// cpu
module cpu(
    input clk,
    input reset,
    output [7:0] imem_addr,
    input [18:0] imem_data,
    output [7:0] dmem_addr,
    output [18:0] dmem_wdata,
    output dmem_we,
    input [18:0] dmem_rdata,
    output rf_we,
    output [2:0] rf_waddr,
    output [18:0] rf_wdata
);
For scale: ~4100 cells after synthesis, about 34000 um2 of cells after synthesis.
clock: 36.3 ns
lec_check: 0
cap_margin: 20
cell_pad_in_sites_detail_placement: 2
core_margin: 2
core_utilization: 49
cts_cluster_diameter: 74
cts_cluster_size: 49
place_density_lb_addon: 0.07
slew_margin: 20
tns_end_percent: 70
run.sh (not shown) runs the stock make flow with config.mk's settings and CLKGATE_MAP_FILE=.
The baseline died in 3_5_place_dp (DPL-0033).
Edit:
Settings changed: CELL_PAD_IN_SITES_DETAIL_PLACEMENT 2 to default, CORE_UTILIZATION 49 to 66, CTS_CLUSTER_DIAMETER 74 to default, CTS_CLUSTER_SIZE 49 to 63, PLACE_DENSITY_LB_ADDON 0.07 to default, TNS_END_PERCENT 70 to default.
Clock period 36.3 ns to 16.8 ns, I/O delays scaled along.
Now the flow did not get past 5_1_grt with GRT-0232.
Area after synthesis does not change.
Die size drops by about 25%.
Synthesized cell count is unchanged.
Edit:
Settings changed: CORE_UTILIZATION 66 to 58, CTS_CLUSTER_SIZE 63 to default.
Clock period 16.8 ns to 20.6 ns, I/O delays scaled along.
The changed run completed, yet does not pass: setup timing.
Synthesized cell count is unchanged.
Die area came out higher by roughly a tenth.
Area after synthesis stays the same.
Edit:
Settings changed: CORE_UTILIZATION 58 to 40, SETUP_SLACK_MARGIN from default to 5.0.
Clock period 20.6 ns to 37.0 ns, I/O delays scaled along.
- The new run went through all stages and came out clean
- worst setup slack improved by 16 ns
- flip-flop count stays the same
- routed wire length shrinks by 11%
- clock-buffer cell count grows by 6
- final cell count shrinks by about 3.4%
- worst hold slack got worse by 0.010 ns
- synthesized area is unchanged
- clock skew grows by 0.035 ns
- utilization shrinks by 28 points

========
Starting RTL as in the previous note.
clock: 37.0 ns
lec_check: 0
cap_margin: 20
core_margin: 2
core_utilization: 40
slew_margin: 20
The first run finished clean.
Change:
- ABC_AREA: default -> 1
- CORE_UTILIZATION: 40 -> 72
- CTS_CLUSTER_DIAMETER: default -> 262
- PLACE_DENSITY: default -> 0.66
- clock period: 37.0 -> 20.6 ns (I/O delays scaled with it)
The changed run never finished: it broke off in global routing.
Area after synthesis shrinks by 2.4%.
Die area shrinks by 45%.
Synthesized cell count grows by 5.8%.
Change:
- CORE_UTILIZATION: 72 -> 65
- CTS_CLUSTER_DIAMETER: 262 -> 342
- PLACE_DENSITY: 0.66 -> default
- SETUP_SLACK_MARGIN: default -> -2.0
- clock period: 20.6 -> 30.9 ns (I/O delays scaled with it)
The new run produced a layout that fails on max-capacitance violations, max-slew violations, negative setup slack. Area after synthesis is unchanged. Die area grows by 11%. Synthesized cell count does not change.
Change:
- CORE_UTILIZATION: 65 -> 56
- CTS_CLUSTER_DIAMETER: 342 -> 241
- SETUP_SLACK_MARGIN: -2.0 -> default
- clock period: 30.9 -> 28.0 ns (I/O delays scaled with it)
=>
- Now the flow completed, yet does not pass: negative setup slack
- routed wire length falls by 9.9%
- final area came out higher by 0.64%
- hold slack got worse by 0.014 ns
- global-route usage falls by 6.2 points
- core utilization goes down by 11 points
- synthesized cell count does not change
- final cell count increases by 2.5%
- synthesized area is unchanged

========
run A:
Starting RTL as in the previous note.
export LEC_CHECK = 0
export CAP_MARGIN = 20
export CORE_ASPECT_RATIO = 0.97
export CORE_MARGIN = 2
export CORE_UTILIZATION = 56
export CTS_CLUSTER_DIAMETER = 350
export CTS_CLUSTER_SIZE = 46
export GPL_ROUTABILITY_DRIVEN = 0
export GPL_TIMING_DRIVEN = 0
export MIN_ROUTING_LAYER = met2
export PLACE_DENSITY = 0.71
export SLEW_MARGIN = 30
create_clock -name core_clock -period 38.0 [get_ports {clk}]
Seen in the log of run A: GRT-0116 during global routing (5_1_grt), after which the run never completed.
#### Input delta (run B over run A)
Settings: setting ABC_AREA to 1 for the first time; removing MIN_ROUTING_LAYER (formerly met2); removing CORE_ASPECT_RATIO (formerly 0.97); changing SLEW_MARGIN from 30 to 20; setting SETUP_SLACK_MARGIN to -2.0 for the first time; removing GPL_TIMING_DRIVEN (formerly 0); changing CORE_UTILIZATION from 56 to 72; removing CTS_CLUSTER_SIZE (formerly 46); changing PLACE_DENSITY from 0.71 to 0.66; removing GPL_ROUTABILITY_DRIVEN (formerly 0); removing CTS_CLUSTER_DIAMETER (formerly 350); changing the clock period (ns, I/O delays scaled along) from 38.0 to 29.6.
### Flow results
Per the comparison of run B with run A, floorplan die area down about 24%, count of different cell masters after synthesis down 24%, instance count of the mapped netlist up 241.
FAIL run B @ global routing (5_1_grt): tool exited with error
Run A did not finish; a tool error ended it in global routing (5_1_grt).
Changes in run C relative to run B:
Settings: changing PLACE_DENSITY from 0.66 to 0.67; removing ABC_AREA (formerly 1); changing SETUP_SLACK_MARGIN from -2.0 to 4.21; setting CTS_CLUSTER_SIZE to 63 for the first time; changing the clock period (ns, I/O delays scaled along) from 29.6 to 16.8.
==> comparison <==
Run C did not finish; the tool stopped in global routing (5_1_grt) with error GRT-0116.
Summary — total die size, run C relative to run B: higher, by about 2.4%.
On count of placed standard cells including taps, the higher figure sits with run B, not run C.
Run C has synthesized area above what run B had.
From run B to run C the numbers moved as follows: post-synthesis share of cell area spent on and-or and or-and gates up 4.2 points, maximum root-to-sink buffer count comparable.
For run D, these inputs were changed with respect to run C:
Settings: a deleted SETUP_SLACK_MARGIN that had been 4.21; a change of CORE_UTILIZATION from 72 to 56; a change of CTS_CLUSTER_SIZE from 63 to 10; an added GPL_TIMING_DRIVEN of 0; a change of PLACE_DENSITY from 0.67 to 0.71; a change of the clock period (ns, I/O delays scaled along) from 16.8 to 38.0.
==> results <==
| run D | all stages done | FAIL | setup timing |. Higher floorplan die height among run C and run D: run D. Comparing run C and run D, the lower pre-CTS setup slack is on run C. Comparing run D against run C, there is no change at all in synthesized cell count. Floorplan-stage core utilization (run D over run C): decrease, 16 points. Estimated wirelength of the detail-placed design for run D: about 1% down relative to run C. Taking run C as the reference, in run D number of gates given a new drive strength after cts grew by 76; area after detailed placement went down 4800 µm². Looking at run C and run D, the clock sink count is a wash. From run C to run D, post-synthesis chip area from yosys did not move at all.
The following lists how run E was set up differently from run D:
Settings: CORE_UTILIZATION changed from 56 to 62; PLACE_DENSITY removed (was 0.71); ABC_AREA newly set to 1; CTS_CLUSTER_SIZE changed from 10 to 96; GPL_TIMING_DRIVEN removed (was 0); the clock period (ns, I/O delays scaled along) changed from 38.0 to 17.9.
## What came out
- Run E got as far as global routing (5_1_grt), where a tool error ended the run.
- Sort run D and run E by cell count after synthesis asc -> top: run D
- Relative to run D, the HPWL after detailed placement measured on run E has decreased by more than 10%.
- Run E vs run D, synthesized cell area went down by about 2.4%.
- Going from run D to run E, count of placed standard cells including taps grows by 724.
- Final weighted congestion in routability-driven placement, run E vs run D: down by a few percent
- Run E — share of synthesized cell area in full adder, half adder and majority cells 0.47 points higher, run D as reference
- Cmp run E vs run D: starting utilization of the core area higher in run E
